**config.mk**
```make
export PLATFORM = sky130hd
export DESIGN_NAME = Attention_top
export DESIGN_NICKNAME = Attention_top
export VERILOG_FILES = /design/flow/design.v
export SDC_FILE = /design/flow/constraint.sdc
export NUM_CORES = 4
export LEC_CHECK = 0
export CAP_MARGIN = 20
export CORE_MARGIN = 2
export CORE_UTILIZATION = 72
export CTS_CLUSTER_DIAMETER = 372
export SETUP_SLACK_MARGIN = -0.21
export SLEW_MARGIN = 20
```
**constraint.sdc**
```tcl
create_clock -name core_clock -period 2.75 [get_ports {clk}]
set_input_delay 0.5500 -clock core_clock [delete_from_list [all_inputs] [get_ports {clk}]]
set_output_delay 0.5500 -clock core_clock [all_outputs]
set_load 0.01 [all_outputs]
```
**design.v**
```verilog
module Booth_Encoder #(
    parameter radix = 3
) (
    input [radix-1:0] input_num,
    output reg [5-1:0] NUM_CODE  
);
    always @(*) begin
        case (input_num)
            3'b000, 3'b111: NUM_CODE = 5'b10000;
            3'b001, 3'b010: NUM_CODE = 5'b00010;
            3'b101, 3'b110: NUM_CODE = 5'b00001;
            3'b011: NUM_CODE = 5'b01000;
            3'b100: NUM_CODE = 5'b00100;
        endcase
    end
endmodule
`timescale 1ns / 1ps
module Booth_MUL #(
    parameter INPUT_WIDTH = 8,
    parameter NUM_CODE_WIDTH = 5,
    parameter MATRIX_SIZE = 3,
    parameter OUTPUT_WIDTH=$clog2(MATRIX_SIZE*(2**INPUT_WIDTH))-1
) (
    input clk,reset_n,
    input signed [INPUT_WIDTH-1:0] input_q,
    input [NUM_CODE_WIDTH-1:0] NUM_CODE,
    input signed [OUTPUT_WIDTH-1:0] input_partialmul,
    output signed [OUTPUT_WIDTH-1:0] partialmul_out,
    output signed [INPUT_WIDTH-1:0] input_q_next
);
    wire signed [OUTPUT_WIDTH-1:0] input_partialmul_opshift;
    assign input_partialmul_opshift = input_partialmul <<< 2;
    reg signed [OUTPUT_WIDTH-1:0] pipeline_reg_input_partialmul_opshift;
    reg signed [INPUT_WIDTH-1:0] pipeline_reg_input_q;
    reg [NUM_CODE_WIDTH-1:0] pipeline_reg_NUM_CODE;
    reg signed [OUTPUT_WIDTH-1:0] partialmul_out_inner;
    wire signed [OUTPUT_WIDTH-1:0] q_ext, q_rev_ext;
    assign q_ext = pipeline_reg_input_q;
    assign q_rev_ext = -q_ext;
    always @(posedge clk or negedge reset_n) begin
        if (!reset_n)begin
            pipeline_reg_input_partialmul_opshift<=0;
            pipeline_reg_input_q<=0;
            pipeline_reg_NUM_CODE<=0;
        end
        else begin
            pipeline_reg_input_partialmul_opshift<=input_partialmul_opshift;
            pipeline_reg_input_q<=input_q;
            pipeline_reg_NUM_CODE<=NUM_CODE;
        end
    end
    reg signed [INPUT_WIDTH-1:0] input_q_state2;
    always @(posedge clk or negedge reset_n) begin
        if (!reset_n) begin
            partialmul_out_inner<=0;
            input_q_state2<=0;
        end
        else begin
            case (pipeline_reg_NUM_CODE)
                5'b01000:partialmul_out_inner<=(q_ext<<<1)+pipeline_reg_input_partialmul_opshift;
                5'b00100:partialmul_out_inner<=(q_rev_ext<<<1)+pipeline_reg_input_partialmul_opshift;
                5'b00010:partialmul_out_inner<=q_ext+pipeline_reg_input_partialmul_opshift;
                5'b00001:partialmul_out_inner<=q_rev_ext+pipeline_reg_input_partialmul_opshift;
                default:partialmul_out_inner<=pipeline_reg_input_partialmul_opshift;
            endcase
            input_q_state2<=pipeline_reg_input_q;
        end
    end
    assign input_q_next=input_q_state2;
    assign partialmul_out=partialmul_out_inner;
endmodule
`timescale 1ns / 1ps
module Booth_top #(
    parameter INPUT_WIDTH = 8,
    parameter NUM_CODE_WIDTH = 5,
    parameter MATRIX_SIZE = 3,
    parameter OUTPUT_WIDTH=$clog2(MATRIX_SIZE*(2**INPUT_WIDTH))-1
) (
    input clk,
    input reset_n,
    input signed [INPUT_WIDTH-1:0] input_q,
    input signed [INPUT_WIDTH-1:0] input_k,
    input signed [OUTPUT_WIDTH-1:0] left_final_partialmul_out,  
    output reg signed [OUTPUT_WIDTH-1:0] final_partialmul_out
);
    wire [NUM_CODE_WIDTH-1:0] NUM_CODE_0, NUM_CODE_1, NUM_CODE_2, NUM_CODE_3;
    wire signed [OUTPUT_WIDTH-1:0] partialmul_out_0;
    wire signed [OUTPUT_WIDTH-1:0] partialmul_out_1;
    wire signed [OUTPUT_WIDTH-1:0] partialmul_out_2;
    wire signed [OUTPUT_WIDTH-1:0] partialmul_out_3;
    wire signed [INPUT_WIDTH-1:0] q_next_0;
    wire signed [INPUT_WIDTH-1:0] q_next_1;
    wire signed [INPUT_WIDTH-1:0] q_next_2;
    Booth_Encoder booth_enc0 (
        .input_num($unsigned(input_k[7:5])),
        .NUM_CODE(NUM_CODE_0)
    );
    Booth_Encoder booth_enc1 (
        .input_num($unsigned(input_k[5:3])),
        .NUM_CODE(NUM_CODE_1)
    );
    Booth_Encoder booth_enc2 (
        .input_num($unsigned(input_k[3:1])),
        .NUM_CODE(NUM_CODE_2)
    );
    Booth_Encoder booth_enc3 (
        .input_num({$unsigned(input_k[1:0]), 1'b0}),
        .NUM_CODE(NUM_CODE_3)
    );
    Booth_MUL #(.MATRIX_SIZE(MATRIX_SIZE), .OUTPUT_WIDTH(OUTPUT_WIDTH),
                .INPUT_WIDTH(INPUT_WIDTH), .NUM_CODE_WIDTH(NUM_CODE_WIDTH)) Booth_MUL_0 (
        .clk(clk),
        .reset_n(reset_n),
        .input_q(input_q),
        .NUM_CODE(NUM_CODE_0),
        .input_partialmul({OUTPUT_WIDTH{1'b0}}),
        .partialmul_out(partialmul_out_0),
        .input_q_next(q_next_0)
    );
    Booth_MUL #(.MATRIX_SIZE(MATRIX_SIZE), .OUTPUT_WIDTH(OUTPUT_WIDTH),
                .INPUT_WIDTH(INPUT_WIDTH), .NUM_CODE_WIDTH(NUM_CODE_WIDTH)) Booth_MUL_1 (
        .clk(clk),
        .reset_n(reset_n),
        .input_q(q_next_0),
        .NUM_CODE(NUM_CODE_1),
        .input_partialmul(partialmul_out_0),
        .partialmul_out(partialmul_out_1),
        .input_q_next(q_next_1)
    );
    Booth_MUL #(.MATRIX_SIZE(MATRIX_SIZE), .OUTPUT_WIDTH(OUTPUT_WIDTH),
                .INPUT_WIDTH(INPUT_WIDTH), .NUM_CODE_WIDTH(NUM_CODE_WIDTH)) Booth_MUL_2 (
        .clk(clk),
        .reset_n(reset_n),
        .input_q(q_next_1),
        .NUM_CODE(NUM_CODE_2),
        .input_partialmul(partialmul_out_1),
        .partialmul_out(partialmul_out_2),
        .input_q_next(q_next_2)
    );
    Booth_MUL #(.MATRIX_SIZE(MATRIX_SIZE), .OUTPUT_WIDTH(OUTPUT_WIDTH),
                .INPUT_WIDTH(INPUT_WIDTH), .NUM_CODE_WIDTH(NUM_CODE_WIDTH)) Booth_MUL_3 (
        .clk(clk),
        .reset_n(reset_n),
        .input_q(q_next_2),
        .NUM_CODE(NUM_CODE_3),
        .input_partialmul(partialmul_out_2),
        .partialmul_out(partialmul_out_3),
        .input_q_next()
    );
    always @(posedge clk or negedge reset_n) begin
        if (!reset_n) final_partialmul_out <= 0;
        else final_partialmul_out <= partialmul_out_3 + left_final_partialmul_out;
    end
endmodule
module PE_Array #(
    parameter INPUT_WIDTH = 8,
    parameter NUM_CODE_WIDTH = 5,
    parameter MATRIX_SIZE = 3,
    parameter OUTPUT_WIDTH=$clog2(MATRIX_SIZE*(2**INPUT_WIDTH))-1
)(
    input clk,
    input reset_n,
    input [INPUT_WIDTH*MATRIX_SIZE-1:0] input_q,  
    input [INPUT_WIDTH*MATRIX_SIZE*MATRIX_SIZE-1:0] input_k,  
    output [OUTPUT_WIDTH*MATRIX_SIZE-1:0] final_partialmul_out   
);
    wire [OUTPUT_WIDTH*MATRIX_SIZE*(MATRIX_SIZE+1)-1:0] psum;
    genvar i, j;
    generate
        for (i = 0; i < MATRIX_SIZE; i = i + 1) begin : row
            assign psum[OUTPUT_WIDTH*(i*(MATRIX_SIZE+1))+:OUTPUT_WIDTH] = {OUTPUT_WIDTH{1'b0}};
            for (j = 0; j < MATRIX_SIZE; j = j + 1) begin : col
                Booth_top #(
                    .INPUT_WIDTH(INPUT_WIDTH),
                    .NUM_CODE_WIDTH(NUM_CODE_WIDTH),
                    .MATRIX_SIZE(MATRIX_SIZE),
                    .OUTPUT_WIDTH(OUTPUT_WIDTH)
                ) pe (
                    .clk(clk),
                    .reset_n(reset_n),
                    .input_q(input_q[INPUT_WIDTH*(MATRIX_SIZE-j)-1-:INPUT_WIDTH]),  
                    .input_k(input_k[INPUT_WIDTH*(MATRIX_SIZE*MATRIX_SIZE-MATRIX_SIZE*i-j)-1-:INPUT_WIDTH]),  
                    .left_final_partialmul_out(psum[OUTPUT_WIDTH*(i*(MATRIX_SIZE+1)+j)+:OUTPUT_WIDTH]),  
                    .final_partialmul_out(psum[OUTPUT_WIDTH*(i*(MATRIX_SIZE+1)+j+1)+:OUTPUT_WIDTH])  
                );
                if(j==MATRIX_SIZE-1) assign final_partialmul_out[(MATRIX_SIZE-i)*OUTPUT_WIDTH-1-:OUTPUT_WIDTH]=psum[OUTPUT_WIDTH*(i*(MATRIX_SIZE+1)+j+1)+:OUTPUT_WIDTH];
            end
        end
    endgenerate
endmodule
module Array_control#(
    parameter INPUT_WIDTH = 8,
    parameter NUM_CODE_WIDTH = 5,
    parameter MATRIX_SIZE = 3,
    parameter ADDR_WIDTH = $clog2(MATRIX_SIZE**2<<2),
    parameter OUTPUT_WIDTH=$clog2(MATRIX_SIZE*(2**INPUT_WIDTH))-1
)(
    input start,clk,reset_n,
    input        [INPUT_WIDTH*MATRIX_SIZE-1:0]      buffer_input_q, 
    input        [INPUT_WIDTH*MATRIX_SIZE*MATRIX_SIZE-1:0]           buffer_input_k,
    output       job_start,
    output reg         buffer_read_K_EN,
    output             buffer_read_Q_EN,
    output reg      write_enable,
    output reg     [ADDR_WIDTH-1:0]        write_addr,
    output     [ADDR_WIDTH-1:0]        buffer_Q_addr,
    output   [MATRIX_SIZE*OUTPUT_WIDTH-1:0]             QK_RESULT
);
localparam IDLE=1'b0;
localparam ROLLING=1'b1;
localparam PIPE_LATENCY = 1 + 2*4 + 1 + (MATRIX_SIZE-1);
localparam LAST_CNT = PIPE_LATENCY + MATRIX_SIZE - 1;
reg state;
reg [5:0] cnt;
assign job_start = (state==IDLE) & start;
assign buffer_read_Q_EN = (state==ROLLING) && (cnt < 2*MATRIX_SIZE-1);
assign buffer_Q_addr = cnt[ADDR_WIDTH-1:0];
wire [OUTPUT_WIDTH*MATRIX_SIZE-1:0] final_partialmul_out;
    PE_Array #(
        .INPUT_WIDTH(INPUT_WIDTH),
        .NUM_CODE_WIDTH(NUM_CODE_WIDTH),
        .MATRIX_SIZE(MATRIX_SIZE),
        .OUTPUT_WIDTH(OUTPUT_WIDTH)
    ) pe_array_inst (
        .clk(clk),
        .reset_n(reset_n),
        .input_q(buffer_input_q),
        .input_k(buffer_input_k),
        .final_partialmul_out(final_partialmul_out)
    );
assign QK_RESULT=final_partialmul_out;
always @(posedge clk or negedge reset_n) begin
    if(!reset_n)begin
        state<=IDLE;
        cnt<=0;
        buffer_read_K_EN<=0;
        write_enable<=0;
        write_addr<=0;
    end
    else case (state)
    IDLE: begin
        write_enable<=0;
        if(start) begin
            state<=ROLLING;
            cnt<=0;
            buffer_read_K_EN<=1;
        end
    end
    ROLLING:begin
        cnt<=cnt+1;
        buffer_read_K_EN<=0;
        if(cnt>=PIPE_LATENCY-1 && cnt<LAST_CNT) begin
            write_enable<=1;
            write_addr<=cnt-(PIPE_LATENCY-1);
        end
        else write_enable<=0;
        if(cnt==LAST_CNT-1) state<=IDLE;
    end
    endcase
end
endmodule
module matrix_buffer #(
    parameter INPUT_WIDTH = 8,
    parameter MATRIX_SIZE = 3,
    parameter ADDR_WIDTH = $clog2(MATRIX_SIZE**2 << 2)
)(
    input clk,
    input reset_n,
    input K_V_read_EN, K_V_write_EN, K_V_clear,
    input signed [INPUT_WIDTH*MATRIX_SIZE-1:0] MATRIX_INPUT,
    output reg signed [INPUT_WIDTH*MATRIX_SIZE*MATRIX_SIZE-1:0] MATRIX_OUTPUT  
);
    integer i, j;
    reg signed [INPUT_WIDTH*MATRIX_SIZE-1:0] BUFFER [MATRIX_SIZE-1:0];
    reg [ADDR_WIDTH-1:0] K_offset;
    always @(posedge clk or negedge reset_n) begin
        if (~reset_n) begin
            MATRIX_OUTPUT <= 0;
            K_offset <= 0;
           for (j = 0; j < MATRIX_SIZE; j = j + 1) begin
               BUFFER[j] <= {MATRIX_SIZE*INPUT_WIDTH{1'b0}};
           end
        end
        else begin
            if (K_V_read_EN) begin
                for (i = 0; i < MATRIX_SIZE; i = i + 1) begin
                    MATRIX_OUTPUT[(MATRIX_SIZE-i) * INPUT_WIDTH * MATRIX_SIZE -1 -: MATRIX_SIZE * INPUT_WIDTH] <= BUFFER[i];
                end
            end
            if (K_V_clear) K_offset <= 0;
            else if (K_V_write_EN) begin
                if (K_offset < MATRIX_SIZE) BUFFER[K_offset] <= MATRIX_INPUT;
                K_offset <= K_offset + 1;  
            end
        end
    end
endmodule
module row_buffer #(
    parameter INPUT_WIDTH = 8,          
    parameter MATRIX_SIZE = 3,          
    parameter ADDR_WIDTH = $clog2(MATRIX_SIZE**2<<2)  
)(
    input clk,
    input reset_n,
    input write_en, clear,                            
    input [MATRIX_SIZE*INPUT_WIDTH-1:0] ROW_INPUT,
    input read_en,                                      
    input [ADDR_WIDTH-1:0] read_addr,                   
    output reg [MATRIX_SIZE*INPUT_WIDTH-1:0] read_data       
);
    localparam DEPTH = 2*MATRIX_SIZE-1;
    reg [MATRIX_SIZE*INPUT_WIDTH-1:0] buffer_data [DEPTH-1:0];  
    reg [ADDR_WIDTH-1:0] offset;
    integer j;
    always @(posedge clk or negedge  reset_n) begin
        if (~reset_n) begin
           for (j = 0; j < DEPTH; j = j + 1) begin
               buffer_data[j] <= {MATRIX_SIZE*INPUT_WIDTH{1'b0}};
           end
            offset <= 0;
            read_data <= {MATRIX_SIZE*INPUT_WIDTH{1'b0}};
        end
        else begin
            if (clear) offset <= 0;
            else if (write_en) begin
                for (j = 0; j < MATRIX_SIZE; j = j + 1) begin
                    if (offset + j < DEPTH)
                        buffer_data[offset + j][(MATRIX_SIZE - j) * INPUT_WIDTH - 1 -: INPUT_WIDTH]
                            <= ROW_INPUT[(MATRIX_SIZE - j) * INPUT_WIDTH - 1 -: INPUT_WIDTH];
                end
                offset <= offset + 1;  
            end
            if (read_en) begin
                if (read_addr < DEPTH) read_data <= buffer_data[read_addr];
            end
        end
    end
endmodule
module OutputBuffer #(
    parameter MATRIX_SIZE = 3,
    parameter INPUT_WIDTH=8,
    parameter ADDR_WIDTH = $clog2(MATRIX_SIZE**2<<2),
    parameter OUTPUT_WIDTH = $clog2(MATRIX_SIZE*(2**INPUT_WIDTH))-1
)(
    input clk,
    input reset_n,
    input read_en,
    input [ADDR_WIDTH-1:0] READ_ADDR,
    input write_enable,
    input [ADDR_WIDTH-1:0] write_addr,
    input [OUTPUT_WIDTH*MATRIX_SIZE-1:0] QK_RESULT ,  
    output reg [MATRIX_SIZE*OUTPUT_WIDTH-1:0] QK_RESULT_READ
);
reg [OUTPUT_WIDTH-1:0] BUFFER [MATRIX_SIZE-1:0][MATRIX_SIZE-1:0];  
integer i,j;
always @(posedge clk or negedge  reset_n) begin
    if (~reset_n) begin
        QK_RESULT_READ<=0;
        for(i=0;i<MATRIX_SIZE;i=i+1) for(j=0;j<MATRIX_SIZE;j=j+1) BUFFER[i][j]<=0;
    end else begin
        if(write_enable) begin
            for(i=0;i<MATRIX_SIZE;i=i+1)
                if(write_addr<MATRIX_SIZE)
                    BUFFER[i][write_addr]<=QK_RESULT[(MATRIX_SIZE-i)*OUTPUT_WIDTH-1-:OUTPUT_WIDTH];
        end
        if(read_en && READ_ADDR<MATRIX_SIZE) begin
            for (i = 0; i < MATRIX_SIZE; i = i + 1) begin
                QK_RESULT_READ[(MATRIX_SIZE-i) * OUTPUT_WIDTH -1 -: OUTPUT_WIDTH] <= BUFFER[READ_ADDR][i]; 
            end
        end
    end
end
endmodule
module Attention_top #(
    parameter INPUT_WIDTH = 8,
    parameter NUM_CODE_WIDTH = 5,
    parameter MATRIX_SIZE = 3,
    parameter ADDR_WIDTH = $clog2(MATRIX_SIZE**2<<2),
    parameter OUTPUT_WIDTH = $clog2(MATRIX_SIZE*(2**INPUT_WIDTH))-1
)(
    input clk,
    input reset_n,
    input start,
    input softmax_req,DATA_write_EN,
    input  [INPUT_WIDTH*MATRIX_SIZE-1:0] Q_INPUT,
    input [INPUT_WIDTH*MATRIX_SIZE-1:0] MATRIX_INPUT,
    output reg [MATRIX_SIZE*OUTPUT_WIDTH-1:0] Output_RESULT,
    input output_req
);
wire [ADDR_WIDTH-1:0] Q_S_addr, write_addr;
wire [MATRIX_SIZE*OUTPUT_WIDTH-1:0] QK_RESULT;
wire write_enable;
wire job_start;
wire [INPUT_WIDTH*MATRIX_SIZE*MATRIX_SIZE-1:0] MATRIX_OUTPUT;
wire [OUTPUT_WIDTH*MATRIX_SIZE-1:0] output_buffer_READ_VALUE;
wire [INPUT_WIDTH*MATRIX_SIZE-1:0] Q_S_date;
wire K_V_read_EN;
wire Q_S_read_EN;
reg output_buffer_READ_EN;
reg [ADDR_WIDTH-1:0] output_buffer_READ_ADDR;
reg [ADDR_WIDTH-1:0] output_READ_ADDR;
    Array_control #(
        .INPUT_WIDTH(INPUT_WIDTH),
        .NUM_CODE_WIDTH(NUM_CODE_WIDTH),
        .MATRIX_SIZE(MATRIX_SIZE),
        .ADDR_WIDTH(ADDR_WIDTH),
        .OUTPUT_WIDTH(OUTPUT_WIDTH)
    ) array_control_inst (
        .start(start),
        .clk(clk),
        .reset_n(reset_n),
        .buffer_input_q(Q_S_date),
        .buffer_input_k(MATRIX_OUTPUT),
        .job_start(job_start),
        .buffer_read_K_EN(K_V_read_EN),
        .buffer_read_Q_EN(Q_S_read_EN),
        .write_enable(write_enable),
        .write_addr(write_addr),
        .buffer_Q_addr(Q_S_addr),
        .QK_RESULT(QK_RESULT)
    );
    matrix_buffer #(
        .INPUT_WIDTH(INPUT_WIDTH),
        .MATRIX_SIZE(MATRIX_SIZE),
        .ADDR_WIDTH(ADDR_WIDTH)
    ) matrix_buffer_inst (
        .clk(clk),
        .reset_n(reset_n),
        .K_V_read_EN(K_V_read_EN),
        .K_V_write_EN(DATA_write_EN),
        .K_V_clear(job_start),
        .MATRIX_INPUT(MATRIX_INPUT),
        .MATRIX_OUTPUT(MATRIX_OUTPUT)
    );
    row_buffer #(
        .INPUT_WIDTH(INPUT_WIDTH),
        .MATRIX_SIZE(MATRIX_SIZE),
        .ADDR_WIDTH(ADDR_WIDTH)
    ) row_buffer_inst (
        .clk(clk),
        .reset_n(reset_n),
        .write_en(DATA_write_EN),
        .clear(job_start),
        .ROW_INPUT(Q_INPUT),
        .read_en(Q_S_read_EN),
        .read_addr(Q_S_addr),
        .read_data(Q_S_date)
    );
    OutputBuffer #(
        .MATRIX_SIZE(MATRIX_SIZE),
        .INPUT_WIDTH(INPUT_WIDTH),
        .ADDR_WIDTH(ADDR_WIDTH),
        .OUTPUT_WIDTH(OUTPUT_WIDTH)
    ) output_buffer_inst (
        .clk(clk),
        .reset_n(reset_n),
        .write_enable(write_enable),
        .write_addr(write_addr),
        .QK_RESULT(QK_RESULT),
        .read_en(output_buffer_READ_EN),
        .READ_ADDR(output_buffer_READ_ADDR),
        .QK_RESULT_READ(output_buffer_READ_VALUE)
    );
    always @(posedge clk or negedge reset_n) begin
        if(~reset_n) begin
            output_READ_ADDR<=0;
            output_buffer_READ_EN<=0;
            output_buffer_READ_ADDR<=0;
            Output_RESULT<=0;
        end
        else if(output_req) begin
            output_buffer_READ_EN<=1;
            output_buffer_READ_ADDR<=output_READ_ADDR;
            output_READ_ADDR<=output_READ_ADDR+1;
            Output_RESULT<=output_buffer_READ_VALUE;
        end
        else begin
            output_READ_ADDR<=0;
            output_buffer_READ_EN<=0;
            Output_RESULT<=0;
        end
    end
endmodule
```
**run.sh**
```bash
#!/bin/bash
# the make line also repeats each setting of config.mk as NAME=value (left out here)
make -C /OpenROAD-flow-scripts/flow DESIGN_CONFIG=/design/flow/config.mk WORK_HOME=/design/flow/orfs CLKGATE_MAP_FILE= finish
```
==> results of run 1 <==
-- layout make-up --
cell class / count / area (sq um)
clock buffer: 165 / 3440
tap: 1060 / 1330
inverter: 254 / 956
antenna: 2 / 5.00
fill: 3159 / 8080
clock inverter: 57 / 754
sequential: 1234 / 30900
timing repair buffer: 830 / 7150
multi-input combinational: 3530 / 27500
-- stage by stage --
step | power (W) | setup TNS, ns | util
floorplan | 0.0535 | -9.62 | -
global placement | 0.0675 | -15.28 | 0.814
detailed placement | 0.0700 | -41.35 | 0.814
CTS | 0.0897 | -15.66 | 0.877
global route | 0.0988 | -40.21 | 0.899
finish | 0.0946 | -20.11 | 0.899
-- per-layer routing --
| layer | vias up | wire (um) | share of wire | GRT usage |
|---|---|---|---|---|
| li1 | 20230 | - | - | - |
| met4 | 12 | 13300 | 0.075 | 0.251 |
| met2 | 3259 | 87200 | 0.49 | 0.701 |
| met1 | 23521 | 62600 | 0.35 | 0.511 |
| met3 | 1051 | 14700 | 0.083 | 0.0676 |
| met5 | - | 77 | 0.00043 | 0 |
-- timing repair --
item / 4_1_cts / 5_1_grt
setup buffers: 40 / 83
endpoints found under the setup margin: 74 / 105
endpoints found under the hold margin: 58 / 0
pin swaps: 95 / 241
hold buffers: 1 / 0
resized: 170 / 347
gates cloned: 3 / 2
==> results.sh, run 1 <==
# implementation run metrics
export IMPL_outcome="complete, but fails checks"
export IMPL_postPlaceCellArea_sq_um=65200
export IMPL_cts_buffers_inserted=118
export IMPL_clock_tree_skew_after_final_layout_ns=0.0657
export IMPL_antenna_found_initial=7
export IMPL_synthesis_area_sq_um=58100
export IMPL_grt_util_all_layers=0.417
export IMPL_cp_top_family="AND-OR/OR-AND gates"
export IMPL_grt_overflow_total=0
export IMPL_cts_htree_levels=3
export IMPL_postSynthCellCount=5229
export IMPL_dr_first_iter_drc_count=6429
export IMPL_yosys_cell_count_top_type="dfrtp_1"
export IMPL_cts_root_buf="clkbuf_16"
export IMPL_post_route_period_util=1.18
export IMPL_clk_pin_slew_worst_paths_ns=0.07
export IMPL_cts_max_path_buffers=3
export IMPL_synth_xor_area_share=0.0386
export IMPL_post_synth_seq_share=0.532
export IMPL_routed_wire_length_per_instance_um=24.9
export IMPL_drc_violations_left=0
export IMPL_io_pins=81
export IMPL_core_util_floorplan=0.725
export IMPL_dp_hpwl_mm=112
export IMPL_basic_gates_by_area=0.122
export IMPL_crit_buf_inv=2
export IMPL_grt_first_pass_wirelength_mm=270
export IMPL_grt_start_max_net_pins=83
export IMPL_vdd_ir_drop_worst_v=0.000914
export IMPL_clock_sink_count=1234
export IMPL_slowest_delay_ns=0.42
export IMPL_grt_setup_unrepaired="true"
export IMPL_synth_cellmix_compoundShare=0.144
export IMPL_postSynth_asyncResetShare=1.00
export IMPL_first_global_vias=48732
export IMPL_pg_comb_w=0.0442
export IMPL_cts_tree="built"
export IMPL_yosys_register_bits=1234
export IMPL_core_region_area_sq_um=80200
export IMPL_timing_critical_path_required_ns=3.28
export IMPL_worst_r2r_cell_count=14
export IMPL_pwr_share_clk=0.183
export IMPL_synthTopLogicFamily="AND-OR/OR-AND gates"
export IMPL_seq_power_w=0.0332
export IMPL_ys_sh_adder=0.0656
export IMPL_final_setup_worst_slack_ns=-0.482
export IMPL_die_h_um=288
export IMPL_seqPwrFrac=0.350
export IMPL_synth_cells_most_frequent="dfrtp_1 (1234), nand2_1 (397), nor2_1 (366)"
export IMPL_cp_arrival_ns=3.76
export IMPL_num_rows=104
export IMPL_worstMarginPinSlew_ns=0.797
export IMPL_setup_viol=176
export IMPL_worstSetupEndpointType="flip-flop"
export IMPL_final_max_slew_violation_count=0
export IMPL_route_detailed_vias_per_inst=6.74
export IMPL_clock_latency_ns=0.72
export IMPL_power_top_group="combinational cells"
export IMPL_post_place_cells=6835
export IMPL_overall_routed_net_length_mm=178
export IMPL_ys_cells=5229
export IMPL_cpMaxStageDelayCell="dfrtp_2"
export IMPL_ff_type="dfrtp_1"
export IMPL_timing_hold_worst_path_depth=0
export IMPL_stage_log_warnings=86
export IMPL_yosysWarningCount=11
export IMPL_setup_reg_to_reg_worst_slack_ns=-0.48
export IMPL_routabilityCongestion=1.03
export IMPL_portBuffers=79
export IMPL_chip_area_sq_um=83000
export IMPL_hold_slack_ns=0.341
export IMPL_proportion_of_power_drawn_by_combinational_gates=0.467
export IMPL_synthDominantAreaCellType="dfrtp_1"
export IMPL_cp_depth=14
export IMPL_max_cap_violations=0
export IMPL_syn_area_per_cell_sq_um=11.1
export IMPL_achievable_clock_frequency_mhz=309
export IMPL_powerDensity_nw_per_um2=1310
export IMPL_hold_violations=0
export IMPL_detailedRoute_firstPassIterationCount=8
export IMPL_netlist_area_leader_share=0.532
export IMPL_enable_flop_cells=0
export IMPL_path_cells="buf_6 -> nor4b_4 -> buf_4 -> nor2_4 -> nand2_2 -> nand2_1 -> a221o_1 -> ha_1 -> a21o_1 -> a21oi_2 -> o21bai_1 -> a21oi_1 -> xor2_1 -> o21ai_1"
export IMPL_swShare=0.409
export IMPL_final_period_minus_worst_setup_slack_ns=3.23
export IMPL_nets=6306
export IMPL_route_antenna_remaining_nets=0
export IMPL_synth_yosys_chip_area_sq_um=58100
export IMPL_critical_path_class="flip-flop to flip-flop"
export IMPL_total_leakage_power_nw=33.8
export IMPL_clock_group_w=0.0173
export IMPL_post_synth_mux_area_share=0.0672
export IMPL_place_worst_setup_slack_ns=-0.540
export IMPL_die_width_um=288
export IMPL_vias=48073
export IMPL_area_growth_syn_to_layout_pct=24.1
export IMPL_topCellsByArea="dfrtp_1 (53%), mux2_2 (6.2%), ha_1 (5.4%)"
export IMPL_max_slew_margin_rel=0.468
export IMPL_critPathLaunchType="flip-flop"
export IMPL_crit_path_max_fanout=3
export IMPL_failed_checks="setup timing"
export IMPL_hold_path_class="flip-flop to flip-flop"
export IMPL_power_switching_w=0.0388
export IMPL_synth_cell_type_count=88
export IMPL_syn_nets=5567
export IMPL_fin_area_sq_um=72100
export IMPL_post_layout_nonfiller_instances=7132
export IMPL_cellInternalPower_w=0.0559
==> inputs of run 2 (changes only) <==
- CAP_MARGIN: 20 -> 15
- CELL_PAD_IN_SITES_DETAIL_PLACEMENT: unset -> 1
- CELL_PAD_IN_SITES_GLOBAL_PLACEMENT: unset -> 3
- CORE_UTILIZATION: 72 -> 49
- CTS_CLUSTER_DIAMETER: 372 -> unset
- CTS_CLUSTER_SIZE: unset -> 92
- HOLD_SLACK_MARGIN: unset -> 0.11
- MAX_ROUTING_LAYER: unset -> met4
- MIN_ROUTING_LAYER: unset -> met1
- PLACE_DENSITY: unset -> 0.68
- SETUP_SLACK_MARGIN: -0.21 -> 1.32
- SLEW_MARGIN: 20 -> 30
- TNS_END_PERCENT: unset -> 5
- clock period: 2.75 -> 5.7 ns (I/O delays scaled with it)
==> results.sh, run 2 <==
# implementation run metrics
export IMPL_rr_startpoint="output_buffer_READ_ADDR[0]"
export IMPL_crit_buf_inv=2
export IMPL_outcome="timing/DRC/antenna clean"
export IMPL_routed_wire_length_per_instance_um=22.5
export IMPL_io_pins=81
export IMPL_portBuffers=79
export IMPL_timing_critical_path_required_ns=6.38
export IMPL_topCellsByArea="dfrtp_1 (53%), mux2_2 (6.2%), ha_1 (5.4%)"
export IMPL_die_h_um=348
export IMPL_vias=40808
export IMPL_clock_tree_skew_after_final_layout_ns=0.0248
export IMPL_swShare=0.400
export IMPL_pg_comb_w=0.0150
export IMPL_achievable_clock_frequency_mhz=241
export IMPL_grt_first_pass_wirelength_mm=248
export IMPL_grt_use_met2=0.446
export IMPL_max_slew_margin_rel=0.298
export IMPL_number_of_buffers_inserted_by_post_cts_setup_repair=0
export IMPL_synthTopLogicFamily="AND-OR/OR-AND gates"
export IMPL_busiest_layer="met2"
export IMPL_post_cts_resized=0
export IMPL_critPathLaunchType="flip-flop"
export IMPL_clock_sink_count=1234
export IMPL_enable_flop_cells=0
export IMPL_worstMarginPinSlew_ns=1.05
export IMPL_synth_yosys_chip_area_sq_um=58100
export IMPL_setup_reg_to_reg_worst_slack_ns=1.55
export IMPL_cts_max_path_buffers=3
export IMPL_synth_xor_area_share=0.0386
export IMPL_detailedRoute_firstPassIterationCount=7
export IMPL_grt_util_all_layers=0.268
export IMPL_total_leakage_power_nw=30.0
export IMPL_route_antenna_remaining_nets=0
export IMPL_hold_violations=0
export IMPL_cp_top_family="adder cells"
export IMPL_basic_gates_by_area=0.122
export IMPL_power_switching_w=0.0160
export IMPL_yosysWarningCount=11
export IMPL_syn_area_per_cell_sq_um=11.1
export IMPL_clock_latency_ns=0.76
export IMPL_grt_use_met3=0.0320
export IMPL_synthDominantAreaCellType="dfrtp_1"
export IMPL_clock_group_w=0.00897
export IMPL_hold_path_class="flip-flop to flip-flop"
export IMPL_cts_htree_levels=4
export IMPL_synth_cells_most_frequent="dfrtp_1 (1234), nand2_1 (397), nor2_1 (366)"
export IMPL_cts_root_buf="clkbuf_16"
export IMPL_synth_cellmix_compoundShare=0.144
export IMPL_seqPwrFrac=0.400
export IMPL_powerDensity_nw_per_um2=612
export IMPL_worstReg2RegEnd="output_buffer_inst.QK_RESULT_READ[25]"
export IMPL_stage_log_warnings=93
export IMPL_worst_r2r_cell_count=12
export IMPL_num_rows=126
export IMPL_antenna_found_initial=1
export IMPL_cp_arrival_ns=4.83
export IMPL_ys_sh_adder=0.0656
export IMPL_power_top_group="sequential cells"
export IMPL_die_width_um=348
export IMPL_dp_hpwl_mm=111
export IMPL_cellInternalPower_w=0.0240
export IMPL_cts_buffers_inserted=138
export IMPL_dr_first_iter_drc_count=2876
export IMPL_vdd_ir_drop_worst_v=0.000327
export IMPL_drc_violations_left=0
export IMPL_overall_routed_net_length_mm=156
export IMPL_fill_cells=12273
export IMPL_core_region_area_sq_um=118000
export IMPL_yosys_cell_count_top_type="dfrtp_1"
export IMPL_cp_depth=12
export IMPL_slowest_delay_ns=0.90
export IMPL_max_cap_violations=0
export IMPL_grt_setup_unrepaired="false"
export IMPL_grt_start_max_net_pins=165
export IMPL_setup_viol=0
export IMPL_ff_type="dfrtp_1"
export IMPL_ys_cells=5229
export IMPL_post_synth_seq_share=0.532
export IMPL_sequential_cell_area_sq_um=30900
export IMPL_pwr_share_clk=0.225
export IMPL_postSynthCellCount=5229
export IMPL_cpMaxStageDelayCell="nor2b_1"
export IMPL_route_detailed_vias_per_inst=5.88
export IMPL_netlist_area_leader_share=0.532
export IMPL_routabilityCongestion=0.891
export IMPL_path_cells="inv_1 -> ha_1 -> inv_1 -> fa_1 -> ha_2 -> nor2b_1 -> a221oi_1 -> a211oi_1 -> a21oi_1 -> a21oi_1 -> a311oi_1 -> o211ai_1"
export IMPL_nets=5638
export IMPL_final_period_minus_worst_setup_slack_ns=4.15
export IMPL_cts_tree="built"
export IMPL_crit_path_max_fanout=31
export IMPL_timing_hold_worst_path_depth=0
export IMPL_timing_critical_path_to="output_buffer_inst.QK_RESULT_READ[25]"
export IMPL_logic_area_sq_um=25500
export IMPL_worstSetupEndpointType="flip-flop"
export IMPL_proportion_of_power_drawn_by_combinational_gates=0.376
export IMPL_postCtsHoldBufs=0
export IMPL_clk_pin_slew_worst_paths_ns=0.07
export IMPL_core_util_floorplan=0.493
export IMPL_grt_met1_usage=0.347
export IMPL_yosys_register_bits=1234
export IMPL_chip_area_sq_um=121000
export IMPL_postSynth_asyncResetShare=1.00
export IMPL_first_global_vias=43091
export IMPL_critical_path_class="flip-flop to flip-flop"
export IMPL_final_max_slew_violation_count=0
export IMPL_grt_overflow_total=0
export IMPL_seq_power_w=0.0160
export IMPL_post_synth_mux_area_share=0.0672
export IMPL_critPathLaunch="output_buffer_READ_ADDR[0]"
export IMPL_synth_cell_type_count=88
export IMPL_synthesis_area_sq_um=58100
export IMPL_area_growth_syn_to_layout_pct=12.3
export IMPL_timing_setup_tns_ns=0
export IMPL_post_route_period_util=0.727
export IMPL_syn_nets=5567
export IMPL_hold_slack_ns=0.332
## run 2: area by class of cell
cell class / instances / area share
well taps: 1536 / 0.0295
multi-input cells: 3527 / 0.391
clock inverters: 54 / 0.0105
repair buffers: 145 / 0.0209
diodes: 1 / 0.0000384
flip-flops and latches: 1234 / 0.473
inverters: 254 / 0.0146
clock buffers: 194 / 0.0602
## run 2: per-stage QoR
stage / power [W] / util / area, sq um / instances / setup WS [ns]
2_1_floorplan: 0.0256 / - / 58100 / 5229 / 2.34
3_3_place_gp: 0.0303 / 0.514 / 60500 / 6696 / 1.39
3_5_place_dp: 0.0310 / 0.514 / 60500 / 6696 / 1.37
4_1_cts: 0.0402 / 0.553 / 65200 / 6944 / 1.51
5_1_grt: 0.0428 / 0.554 / 65200 / 6945 / 1.38
6_report: 0.0399 / 0.554 / 65200 / 6945 / 1.55
## run 2: metal layers
metal	share of wire	wire length, um	vias up
met5	0	0	-
met4	0.026	4100	0
met3	0.033	5090	244
met2	0.50	77600	781
met1	0.44	69100	20930
li1	-	-	18853
==> inputs of run 3 (changes only) <==
- ABC_AREA: unset -> 1
- CELL_PAD_IN_SITES_DETAIL_PLACEMENT: 1 -> 0
- CELL_PAD_IN_SITES_GLOBAL_PLACEMENT: 3 -> 0
- CORE_UTILIZATION: 49 -> 71
- CTS_CLUSTER_SIZE: 92 -> 14
- HOLD_SLACK_MARGIN: 0.11 -> 0.12
- MAX_ROUTING_LAYER: met4 -> unset
- PLACE_DENSITY: 0.68 -> unset
- PLACE_DENSITY_LB_ADDON: unset -> 0.13
- SETUP_SLACK_MARGIN: 1.32 -> 0.14
- SLEW_MARGIN: 30 -> 20
- clock period: 5.7 -> 5.49 ns (I/O delays scaled with it)
==> results.sh, run 3 <==
# implementation run metrics
export IMPL_first_global_vias=46616
export IMPL_die_h_um=290
export IMPL_synthDominantAreaCellType="dfrtp_1"
export IMPL_syn_nets=6816
export IMPL_grt_first_pass_wirelength_mm=248
export IMPL_core_region_area_sq_um=81600
export IMPL_cp_top_family="simple AND/OR/NAND/NOR gates"
export IMPL_synth_xor_area_share=0.0207
export IMPL_nets=6907
export IMPL_num_antenna_cells=0
export IMPL_timing_setup_tns_ns=0
export IMPL_grt_start_max_net_pins=151
export IMPL_pg_comb_w=0.0136
export IMPL_seq_power_w=0.0152
export IMPL_power_top_group="sequential cells"
export IMPL_cellInternalPower_w=0.0219
export IMPL_syn_area_per_cell_sq_um=8.99
export IMPL_timing_hold_worst_path_depth=0
export IMPL_cts_htree_levels=3
export IMPL_place_worst_setup_slack_ns=1.65
export IMPL_detailedRoute_firstPassIterationCount=8
export IMPL_routabilityCongestion=1.01
export IMPL_postSynth_asyncResetShare=1.00
export IMPL_cp_arrival_ns=4.56
export IMPL_post_route_period_util=0.721
export IMPL_total_leakage_power_nw=32.6
export IMPL_post_place_cells=7519
export IMPL_crit_path_max_fanout=17
export IMPL_final_max_slew_violation_count=0
export IMPL_synthTopLogicFamily="simple AND/OR/NAND/NOR gates"
export IMPL_post_synth_mux_area_share=0.00696
export IMPL_cpMaxStageDelayCell="nor3_1"
export IMPL_crit_buf_inv=3
export IMPL_critical_path_class="flip-flop to flip-flop"
export IMPL_clock_group_w=0.00858
export IMPL_cp_depth=18
export IMPL_antenna_found_initial=0
export IMPL_hold_path_class="flip-flop to flip-flop"
export IMPL_timing_critical_path_required_ns=6.09
export IMPL_grt_util_all_layers=0.371
export IMPL_hold_violations=0
export IMPL_synth_yosys_chip_area_sq_um=58200
export IMPL_synth_cell_type_count=62
export IMPL_path_common_cell="inv_1"
export IMPL_post_synth_seq_share=0.530
export IMPL_worst_r2r_cell_count=18
export IMPL_ff_type="dfrtp_1"
export IMPL_overall_routed_net_length_mm=155
export IMPL_area_growth_syn_to_layout_pct=10.5
export IMPL_postSynthCellCount=6478
export IMPL_post_cts_resized=0
export IMPL_pwr_share_clk=0.230
export IMPL_topCellsByArea="dfrtp_1 (53%), nand2_1 (9.2%), inv_1 (6.1%)"
export IMPL_dp_hpwl_mm=104
export IMPL_worstSetupEndpointType="flip-flop"
export IMPL_logic_area_sq_um=23000
export IMPL_enable_flop_cells=0
export IMPL_power_switching_w=0.0155
export IMPL_seqPwrFrac=0.406
export IMPL_vias=46828
export IMPL_synth_cells_most_frequent="nand2_1 (1424), dfrtp_1 (1234), inv_1 (943)"
export IMPL_setup_reg_to_reg_worst_slack_ns=1.53
export IMPL_max_slew_margin_rel=0.204
export IMPL_io_pins=81
export IMPL_slowest_delay_ns=0.58
export IMPL_final_period_minus_worst_setup_slack_ns=3.96
export IMPL_core_util_floorplan=0.714
export IMPL_synthesis_area_sq_um=58200
export IMPL_die_width_um=290
export IMPL_final_setup_worst_slack_ns=1.53
export IMPL_dr_first_iter_drc_count=5039
export IMPL_fill_cells=5164
export IMPL_post_layout_nonfiller_instances=7736
export IMPL_yosys_cell_count_top_type="nand2_1"
export IMPL_cts_root_buf="clkbuf_16"
export IMPL_critPathLaunchType="flip-flop"
export IMPL_num_rows=105
export IMPL_powerDensity_nw_per_um2=581
export IMPL_worstMarginPinSlew_ns=1.19
export IMPL_routed_wire_length_per_instance_um=20.0
export IMPL_route_antenna_remaining_nets=0
export IMPL_synth_cellmix_compoundShare=0.121
export IMPL_cts_max_path_buffers=3
export IMPL_portBuffers=79
export IMPL_stage_log_warnings=93
export IMPL_clock_tree_skew_after_final_layout_ns=0.0278
export IMPL_sequential_cell_area_sq_um=30900
export IMPL_clock_latency_ns=0.71
export IMPL_achievable_clock_frequency_mhz=253
export IMPL_clk_pin_slew_worst_paths_ns=0.07
export IMPL_outcome="timing/DRC/antenna clean"
export IMPL_max_cap_violations=0
export IMPL_swShare=0.414
export IMPL_path_cells="nor2_1 -> inv_1 -> nor3_1 -> inv_1 -> nand3_1 -> o21ai_0 -> a221oi_1 -> a21oi_1 -> ha_1 -> inv_1 -> o21bai_1 -> a31oi_1 -> o21ai_0 -> a21oi_1 -> a21o_1 -> nand3_1 -> nand2_1 -> nand2_1"
export IMPL_setup_viol=0
export IMPL_basic_gates_by_area=0.180
export IMPL_vdd_ir_drop_worst_v=0.000399
export IMPL_ys_cells=6478
export IMPL_netlist_area_leader_share=0.530
export IMPL_grt_setup_unrepaired="false"
export IMPL_route_detailed_vias_per_inst=6.05
export IMPL_cts_tree="built"
export IMPL_postCtsHoldBufs=0
export IMPL_clock_sink_count=1234
export IMPL_yosysWarningCount=11
export IMPL_number_of_buffers_inserted_by_post_cts_setup_repair=0
export IMPL_cts_buffers_inserted=118
export IMPL_drc_violations_left=0
export IMPL_grt_overflow_total=0
export IMPL_yosys_register_bits=1234
export IMPL_chip_area_sq_um=84300
export IMPL_ys_sh_adder=0.0654
export IMPL_proportion_of_power_drawn_by_combinational_gates=0.365
run 3: layout make-up:
| cell class | count | share of cell area |
|---|---|---|
| multi-input cells | 4102 | 0.357 |
| repair buffers | 123 | 0.0192 |
| clock inverters | 48 | 0.0106 |
| well taps | 1070 | 0.0208 |
| clock buffers | 169 | 0.0540 |
| inverters | 990 | 0.0578 |
| flip-flops and latches | 1234 | 0.480 |
run 3: metal layers:
layer  GRT usage  up-vias  share of wire
met1       0.490    22745           0.39
met4       0.162        0          0.049
met2       0.614     2178           0.48
met5           0        -              0
met3      0.0587      511          0.077
li1            -    21394              -
run 3: through the flow:
step                instance area [sq um]  utilization  total power [W]  hold WS (ns)
floorplan                           58200            -           0.0237         0.331
global route                        64300        0.788           0.0396         0.347
detailed placement                  60100        0.737           0.0281         0.335
CTS                                 64300        0.788           0.0371         0.338
finish                              64300        0.788           0.0374         0.340
global placement                    60100        0.737           0.0273         0.331
==> inputs of run 4 (changes only) <==
- ABC_AREA: 1 -> unset
- CORE_UTILIZATION: 71 -> 69
- CTS_CLUSTER_SIZE: 14 -> unset
- SETUP_SLACK_MARGIN: 0.14 -> 0.57
- clock period: 5.49 -> 3.74 ns (I/O delays scaled with it)
==> results.sh, run 4 <==
# implementation run metrics
export IMPL_outcome="timing/DRC/antenna clean"
export IMPL_chip_area_sq_um=86500
export IMPL_synthDominantAreaCellType="dfrtp_1"
export IMPL_path_cells="or3_4 -> nor3b_4 -> buf_4 -> buf_4 -> buf_4 -> buf_4 -> a221o_1 -> mux2_2 -> inv_1 -> fa_2 -> inv_2 -> a21o_1 -> a21oi_2 -> or3_1 -> nand3_1 -> xnor2_1"
export IMPL_cp_top_family="simple AND/OR/NAND/NOR gates"
export IMPL_post_synth_mux_area_share=0.0672
export IMPL_clock_sink_count=1234
export IMPL_antenna_found_initial=1
export IMPL_topCellsByArea="dfrtp_1 (53%), mux2_2 (6.2%), ha_1 (5.4%)"
export IMPL_post_route_period_util=0.868
export IMPL_setup_viol=0
export IMPL_yosys_cell_count_top_type="dfrtp_1"
export IMPL_die_h_um=294
export IMPL_vdd_ir_drop_worst_v=0.000688
export IMPL_drc_violations_left=0
export IMPL_cellInternalPower_w=0.0370
export IMPL_crit_path_max_fanout=6
export IMPL_postPlaceCellArea_sq_um=60900
export IMPL_cpMaxStageDelayCell="or3_4"
export IMPL_final_period_minus_worst_setup_slack_ns=3.24
export IMPL_postSynthCellCount=5229
export IMPL_nets=5798
export IMPL_ys_cells=5229
export IMPL_fin_area_sq_um=66600
export IMPL_syn_area_per_cell_sq_um=11.1
export IMPL_report_power_total_w=0.0612
export IMPL_setup_reg_to_reg_worst_slack_ns=0.50
export IMPL_total_leakage_power_nw=30.9
export IMPL_portBuffers=79
export IMPL_grt_start_max_net_pins=109
export IMPL_die_width_um=294
export IMPL_worstSetupEndpointType="flip-flop"
export IMPL_timing_critical_path_required_ns=4.36
export IMPL_grt_first_pass_wirelength_mm=225
export IMPL_routed_wire_length_per_instance_um=21.3
export IMPL_clock_latency_ns=0.72
export IMPL_detailedRoute_firstPassIterationCount=10
export IMPL_first_global_vias=41486
export IMPL_post_synth_seq_share=0.532
export IMPL_synth_yosys_chip_area_sq_um=58100
export IMPL_vias=42235
export IMPL_achievable_clock_frequency_mhz=308
export IMPL_routabilityCongestion=0.969
export IMPL_postSynth_asyncResetShare=1.00
export IMPL_clock_group_w=0.0125
export IMPL_synthesis_area_sq_um=58100
export IMPL_syn_nets=5567
export IMPL_critical_path_class="flip-flop to flip-flop"
export IMPL_proportion_of_power_drawn_by_combinational_gates=0.400
export IMPL_powerDensity_nw_per_um2=919
export IMPL_cp_depth=16
export IMPL_dr_first_iter_drc_count=3789
export IMPL_max_cap_violations=0
export IMPL_synth_cell_type_count=88
export IMPL_swShare=0.395
export IMPL_timing_hold_worst_path_depth=0
export IMPL_route_detailed_vias_per_inst=6.36
export IMPL_io_pins=81
export IMPL_hold_path_class="flip-flop to flip-flop"
export IMPL_cts_tree="built"
export IMPL_worst_r2r_cell_count=16
export IMPL_cts_buffers_inserted=120
export IMPL_cp_arrival_ns=3.86
export IMPL_max_slew_margin_rel=0.394
export IMPL_route_antenna_remaining_nets=0
export IMPL_slowest_delay_ns=0.43
export IMPL_hold_violations=0
export IMPL_overall_routed_net_length_mm=142
export IMPL_fill_cells=4988
export IMPL_dp_hpwl_mm=98.4
export IMPL_ff_type="dfrtp_1"
export IMPL_yosysWarningCount=11
export IMPL_basic_gates_by_area=0.122
export IMPL_cts_root_buf="clkbuf_16"
export IMPL_power_switching_w=0.0242
export IMPL_grt_overflow_total=0
export IMPL_seq_power_w=0.0242
export IMPL_timing_setup_tns_ns=0
export IMPL_worstMarginPinSlew_ns=0.909
export IMPL_crit_buf_inv=6
export IMPL_grt_setup_unrepaired="true"
export IMPL_synth_xor_area_share=0.0386
export IMPL_enable_flop_cells=0
export IMPL_num_rows=106
export IMPL_synth_cellmix_compoundShare=0.144
export IMPL_clk_pin_slew_worst_paths_ns=0.06
export IMPL_critPathLaunchType="flip-flop"
export IMPL_netlist_area_leader_share=0.532
export IMPL_cts_max_path_buffers=3
export IMPL_num_antenna_cells=0
export IMPL_grt_util_all_layers=0.330
export IMPL_pg_comb_w=0.0245
export IMPL_clock_tree_skew_after_final_layout_ns=0.0227
export IMPL_synth_cells_most_frequent="dfrtp_1 (1234), nand2_1 (397), nor2_1 (366)"
export IMPL_pwr_share_clk=0.204
export IMPL_seqPwrFrac=0.396
export IMPL_stage_log_warnings=86
export IMPL_ys_sh_adder=0.0656
export IMPL_area_growth_syn_to_layout_pct=14.7
export IMPL_cts_htree_levels=3
export IMPL_power_top_group="combinational cells"
export IMPL_yosys_register_bits=1234
export IMPL_path_common_cell="buf_4"
export IMPL_synthTopLogicFamily="AND-OR/OR-AND gates"
export IMPL_core_region_area_sq_um=83600
export IMPL_core_util_floorplan=0.695
export IMPL_final_max_slew_violation_count=0
run 4: final cells by class:
cell class | count | area [sq um] | area share
Inverter | 254 | 953 | 0.0143
Clock inverter | 55 | 733 | 0.0110
Multi-Input combinational cell | 3527 | 26300 | 0.395
Sequential cell | 1234 | 30900 | 0.464
Clock buffer | 170 | 3460 | 0.0519
Tap cell | 1080 | 1350 | 0.0203
Timing Repair Buffer | 323 | 2920 | 0.0438
run 4: per-layer routing:
layer,vias to the layer above,GRT usage,wire length (um)
li1,19220,-,-
met3,438,0.0422,8290
met5,-,0,13
met2,1720,0.556,70000
met4,2,0.139,6620
met1,20855,0.433,56800
run 4: timing repair:
action,4_1_cts,5_1_grt
endpoints found under the setup margin,110,132
pin swaps,11,63
resized,65,171
buffers inserted,21,49
hold endpoints to repair,78,0
hold buffers,1,0
cloned,1,1
run 4: through the flow:
step	utilization	setup WS [ns]	std cells	hold slack (ns)
floorplan	-	0.473	5229	0.331
global placement	0.729	0.206	6345	0.331
detailed placement	0.729	0.117	6345	0.335
CTS	0.785	0.492	6593	0.345
global route	0.797	0.409	6643	0.346
finish	0.797	0.496	6643	0.338
==> inputs of run 5 (changes only) <==
- CORE_UTILIZATION: 69 -> 70
- CTS_CLUSTER_SIZE: unset -> 37
- PLACE_DENSITY: unset -> 0.65
- PLACE_DENSITY_LB_ADDON: 0.13 -> unset
- clock period: 3.74 -> 2.98 ns (I/O delays scaled with it)
==> results.sh, run 5 <==
# implementation run metrics
export IMPL_slowest_delay_ns=0.43
export IMPL_outcome="complete, but fails checks"
export IMPL_failed_checks="setup timing"
export IMPL_ff_type="dfrtp_1"
export IMPL_post_synth_seq_share=0.532
export IMPL_cts_htree_levels=3
export IMPL_place_worst_setup_slack_ns=-0.170
export IMPL_synth_xor_area_share=0.0386
export IMPL_drc_violations_left=0
export IMPL_antenna_found_initial=4
export IMPL_seqPwrFrac=0.351
export IMPL_core_util_floorplan=0.707
export IMPL_pwr_share_clk=0.179
export IMPL_yosys_register_bits=1234
export IMPL_post_route_period_util=1.09
export IMPL_cpMaxStageDelayCell="or3_4"
export IMPL_vdd_ir_drop_worst_v=0.000893
export IMPL_nets=6109
export IMPL_total_leakage_power_nw=33.1
export IMPL_setup_viol=19
export IMPL_first_global_vias=46315
export IMPL_cellInternalPower_w=0.0513
export IMPL_timing_critical_path_required_ns=3.60
export IMPL_ys_sh_adder=0.0656
export IMPL_enable_flop_cells=0
export IMPL_timing_hold_worst_path_depth=0
export IMPL_die_width_um=292
export IMPL_final_setup_worst_slack_ns=-0.268
export IMPL_io_pins=81
export IMPL_grt_start_max_net_pins=96
export IMPL_clock_latency_ns=0.75
export IMPL_die_h_um=292
export IMPL_hold_path_class="flip-flop to flip-flop"
export IMPL_setup_reg_to_reg_worst_slack_ns=-0.27
export IMPL_synth_cellmix_compoundShare=0.144
export IMPL_worst_r2r_cell_count=14
export IMPL_num_rows=105
export IMPL_topCellsByArea="dfrtp_1 (53%), mux2_2 (6.2%), ha_1 (5.4%)"
export IMPL_detailedRoute_firstPassIterationCount=12
export IMPL_max_slew_margin_rel=0.390
export IMPL_cts_tree="built"
export IMPL_route_antenna_remaining_nets=0
export IMPL_final_period_minus_worst_setup_slack_ns=3.25
export IMPL_cts_buffers_inserted=118
export IMPL_grt_setup_unrepaired="true"
export IMPL_yosysWarningCount=11
export IMPL_crit_path_max_fanout=5
export IMPL_powerDensity_nw_per_um2=1210
export IMPL_basic_gates_by_area=0.122
export IMPL_postSynth_asyncResetShare=1.00
export IMPL_routed_wire_length_per_instance_um=24.5
export IMPL_synthDominantAreaCellType="dfrtp_1"
export IMPL_cts_root_buf="clkbuf_16"
export IMPL_area_growth_syn_to_layout_pct=24.4
export IMPL_route_detailed_vias_per_inst=6.69
export IMPL_post_synth_mux_area_share=0.0672
export IMPL_cp_top_family="simple AND/OR/NAND/NOR gates"
export IMPL_synthesis_area_sq_um=58100
export IMPL_final_max_slew_violation_count=0
export IMPL_ys_cells=5229
export IMPL_clock_sink_count=1234
export IMPL_clock_group_w=0.0157
export IMPL_clock_tree_skew_after_final_layout_ns=0.0627
export IMPL_seq_power_w=0.0308
export IMPL_hold_violations=0
export IMPL_postSynthCellCount=5229
export IMPL_synth_yosys_chip_area_sq_um=58100
export IMPL_synth_cells_most_frequent="dfrtp_1 (1234), nand2_1 (397), nor2_1 (366)"
export IMPL_netlist_area_leader_share=0.532
export IMPL_pg_comb_w=0.0411
export IMPL_yosys_cell_count_top_type="dfrtp_1"
export IMPL_chip_area_sq_um=85300
export IMPL_routabilityCongestion=0.994
export IMPL_path_cells="or3_4 -> nor3b_4 -> buf_4 -> buf_4 -> a221o_1 -> mux2_2 -> inv_1 -> fa_2 -> inv_1 -> a21o_1 -> a21oi_2 -> xor2_1 -> nand2_1 -> xnor2_1"
export IMPL_syn_nets=5567
export IMPL_critPathLaunchType="flip-flop"
export IMPL_swShare=0.414
export IMPL_synth_cell_type_count=88
export IMPL_achievable_clock_frequency_mhz=308
export IMPL_grt_overflow_total=0
export IMPL_core_region_area_sq_um=82100
export IMPL_synthTopLogicFamily="AND-OR/OR-AND gates"
export IMPL_max_cap_violations=0
export IMPL_cp_depth=14
export IMPL_clk_pin_slew_worst_paths_ns=0.07
export IMPL_cts_max_path_buffers=3
export IMPL_syn_area_per_cell_sq_um=11.1
export IMPL_power_switching_w=0.0362
export IMPL_grt_util_all_layers=0.375
export IMPL_dp_hpwl_mm=104
export IMPL_stage_log_warnings=86
export IMPL_worstMarginPinSlew_ns=0.913
export IMPL_overall_routed_net_length_mm=170
export IMPL_portBuffers=79
export IMPL_critical_path_class="flip-flop to flip-flop"
export IMPL_grt_first_pass_wirelength_mm=252
export IMPL_cp_arrival_ns=3.87
export IMPL_vias=46490
export IMPL_crit_buf_inv=4
export IMPL_power_top_group="combinational cells"
export IMPL_dr_first_iter_drc_count=6252
export IMPL_worstSetupEndpointType="flip-flop"
export IMPL_proportion_of_power_drawn_by_combinational_gates=0.469
export IMPL_timing_setup_tns_ns=-1.17
-- run 5: layout make-up --
class	instances	area [sq um]
Timing Repair Buffer	636	5690
Fill cell	3556	9830
Clock buffer	173	3490
Inverter	254	965
Antenna cell	5	12.5
Multi-Input combinational cell	3527	29200
Clock inverter	47	608
Tap cell	1070	1340
Sequential cell	1234	31000
-- run 5: per-layer routing --
metal / track usage / share of wire
met1: 0.475 / 0.37
met2: 0.632 / 0.49
met5: 0 / 0
met4: 0.187 / 0.066
met3: 0.0579 / 0.079
-- run 5: what timing repair did --
action / in CTS / in global routing
hold buffers: 1 / 0
endpoints found under the hold margin: 42 / 0
cloned: 1 / 2
resized: 504 / 461
setup endpoints to repair: 348 / 378
setup buffers: 52 / 56
pin swaps: 307 / 342
-- run 5: stage by stage --
step | utilization | hold WS [ns] | cell area [sq um] | cells | power, W
final | 0.880 | 0.338 | 72300 | 6946 | 0.0875
after CTS | 0.852 | 0.340 | 69900 | 6883 | 0.0818
after floorplan | - | 0.300 | 58700 | 5229 | 0.0496
after global placement | 0.773 | 0.331 | 63500 | 6609 | 0.0602
after global routing | 0.880 | 0.350 | 72300 | 6945 | 0.0915
after detailed placement | 0.773 | 0.335 | 63500 | 6609 | 0.0621
==> inputs of run 6 (changes only) <==
- ABC_AREA: unset -> 1
- CAP_MARGIN: 15 -> 20
- CELL_PAD_IN_SITES_DETAIL_PLACEMENT: 0 -> unset
- CELL_PAD_IN_SITES_GLOBAL_PLACEMENT: 0 -> unset
- CORE_UTILIZATION: 70 -> 72
- CTS_CLUSTER_SIZE: 37 -> 72
- HOLD_SLACK_MARGIN: 0.12 -> unset
- MIN_ROUTING_LAYER: met1 -> unset
- SETUP_SLACK_MARGIN: 0.57 -> 0.69
- clock period: 2.98 -> 2.92 ns (I/O delays scaled with it)
==> results.sh, run 6 <==
# implementation run metrics
export IMPL_crit_path_max_fanout=5
export IMPL_report_power_total_w=0.0789
export IMPL_pg_comb_w=0.0342
export IMPL_clock_latency_ns=0.72
export IMPL_stage_log_warnings=86
export IMPL_path_cells="buf_4 -> nand2_4 -> nor3_4 -> buf_6 -> nor3_4 -> inv_2 -> buf_4 -> a41oi_2 -> ha_2 -> inv_2 -> fa_2 -> nor2_2 -> o21ai_1 -> nand2_1 -> a21oi_2 -> a21o_1 -> nand4_1 -> nand2_1"
export IMPL_grt_start_max_net_pins=95
export IMPL_final_period_minus_worst_setup_slack_ns=3.09
export IMPL_cp_arrival_ns=3.68
export IMPL_hold_slack_ns=0.313
export IMPL_max_slew_margin_rel=0.429
export IMPL_hold_path_class="flip-flop to flip-flop"
export IMPL_synthDominantAreaCellType="dfrtp_1"
export IMPL_overall_routed_net_length_mm=184
export IMPL_hold_violations=0
export IMPL_proportion_of_power_drawn_by_combinational_gates=0.434
export IMPL_first_global_vias=51805
export IMPL_cts_buffers_inserted=116
export IMPL_cts_htree_levels=3
export IMPL_worstMarginPinSlew_ns=0.848
export IMPL_crit_buf_inv=5
export IMPL_basic_gates_by_area=0.180
export IMPL_worstSetupEndpointType="flip-flop"
export IMPL_clock_tree_skew_after_final_layout_ns=0.0733
export IMPL_cts_tree="built"
export IMPL_pwr_share_clk=0.198
export IMPL_grt_use_met3=0.0744
export IMPL_seq_power_w=0.0290
export IMPL_cpMaxStageDelayCell="dfrtp_1"
export IMPL_cts_max_path_buffers=3
export IMPL_grt_util_all_layers=0.431
export IMPL_busiest_layer="met2"
export IMPL_synth_cellmix_compoundShare=0.121
export IMPL_clock_sink_count=1234
export IMPL_netlist_area_leader_share=0.530
export IMPL_postSynth_asyncResetShare=1.00
export IMPL_synth_yosys_chip_area_sq_um=58200
export IMPL_total_leakage_power_nw=34.9
export IMPL_clock_group_w=0.0156
export IMPL_slowest_delay_ns=0.40
export IMPL_synthesis_area_sq_um=58200
export IMPL_antenna_found_initial=4
export IMPL_ys_cells=6478
export IMPL_drc_violations_left=0
export IMPL_grt_first_pass_wirelength_mm=278
export IMPL_final_max_slew_violation_count=0
export IMPL_num_rows=104
export IMPL_route_detailed_vias_per_inst=6.39
export IMPL_synth_cell_type_count=62
export IMPL_dp_hpwl_mm=114
export IMPL_cellInternalPower_w=0.0448
export IMPL_power_top_group="combinational cells"
export IMPL_die_width_um=288
export IMPL_die_h_um=288
export IMPL_outcome="complete, but fails checks"
export IMPL_seqPwrFrac=0.368
export IMPL_post_synth_mux_area_share=0.00696
export IMPL_dr_first_iter_drc_count=6723
export IMPL_route_antenna_remaining_nets=0
export IMPL_ys_sh_adder=0.0654
export IMPL_cp_top_family="simple AND/OR/NAND/NOR gates"
export IMPL_area_growth_syn_to_layout_pct=20.4
export IMPL_grt_setup_unrepaired="true"
export IMPL_syn_nets=6816
export IMPL_topCellsByArea="dfrtp_1 (53%), nand2_1 (9.2%), inv_1 (6.1%)"
export IMPL_grt_overflow_total=0
export IMPL_detailedRoute_firstPassIterationCount=10
export IMPL_yosysWarningCount=11
export IMPL_yosys_cell_count_top_type="nand2_1"
export IMPL_routabilityCongestion=1.02
export IMPL_grt_use_met2=0.716
export IMPL_core_util_floorplan=0.725
export IMPL_final_setup_worst_slack_ns=-0.175
export IMPL_clk_pin_slew_worst_paths_ns=0.07
export IMPL_portBuffers=79
export IMPL_chip_area_sq_um=83200
export IMPL_critical_path_class="flip-flop to flip-flop"
export IMPL_routed_wire_length_per_instance_um=22.8
export IMPL_yosys_register_bits=1234
export IMPL_vias=51590
export IMPL_io_pins=81
export IMPL_cts_root_buf="clkbuf_16"
export IMPL_powerDensity_nw_per_um2=1130
export IMPL_failed_checks="setup timing"
export IMPL_timing_critical_path_required_ns=3.51
export IMPL_setup_viol=34
export IMPL_timing_hold_worst_path_depth=0
export IMPL_grt_met1_usage=0.525
export IMPL_core_region_area_sq_um=80300
export IMPL_ff_type="dfrtp_1"
export IMPL_max_cap_violations=0
export IMPL_achievable_clock_frequency_mhz=323
export IMPL_post_route_period_util=1.06
export IMPL_cp_depth=18
export IMPL_post_synth_seq_share=0.530
export IMPL_synth_cells_most_frequent="nand2_1 (1424), dfrtp_1 (1234), inv_1 (943)"
export IMPL_swShare=0.432
export IMPL_worst_r2r_cell_count=18
export IMPL_critPathLaunchType="flip-flop"
export IMPL_syn_area_per_cell_sq_um=8.99
export IMPL_synth_xor_area_share=0.0207
export IMPL_vdd_ir_drop_worst_v=0.000895
export IMPL_power_switching_w=0.0341
export IMPL_setup_reg_to_reg_worst_slack_ns=-0.17
export IMPL_timing_setup_tns_ns=-2.06
export IMPL_synthTopLogicFamily="simple AND/OR/NAND/NOR gates"
export IMPL_enable_flop_cells=0
export IMPL_postSynthCellCount=6478
export IMPL_nets=7258
-- run 6: metrics by stage --
stage               area (sq um)   util  instances  setup slack, ns
floorplan                  58800      -       6478            0.255
finish                     70100  0.873       8071           -0.175
CTS                        68500  0.853       7981          -0.0357
detailed placement         62700  0.781       7738           -0.124
global route               70100  0.873       8070           -0.401
global placement           62700  0.781       7738          -0.0458
-- run 6: final cells by class --
class / count / area (sq um)
flip-flops and latches: 1234 / 30900
repair inverters: 1 / 7.51
inverters: 990 / 3760
repair buffers: 468 / 4440
multi-input cells: 4109 / 25700
clock inverters: 40 / 572
fillers: 3675 / 10200
diodes: 1 / 2.50
well taps: 1060 / 1330
clock buffers: 168 / 3360
-- run 6: per-layer routing --
layer  up-vias  wire length (um)
li1      22149                 -
met1     24735             64000
met2      3527             89100
met3      1175             16400
met4         4             14700
met5         -                57
-- run 6: repair_timing --
action,4_1_cts,5_1_grt
setup buffers,27,86
setup endpoints to repair,318,340
hold buffers,1,0
gates cloned,7,3
hold endpoints to repair,67,0
gates resized,499,221
pin swaps,324,134
Power figures rest on the tool's default switching activity, not on a simulated workload.
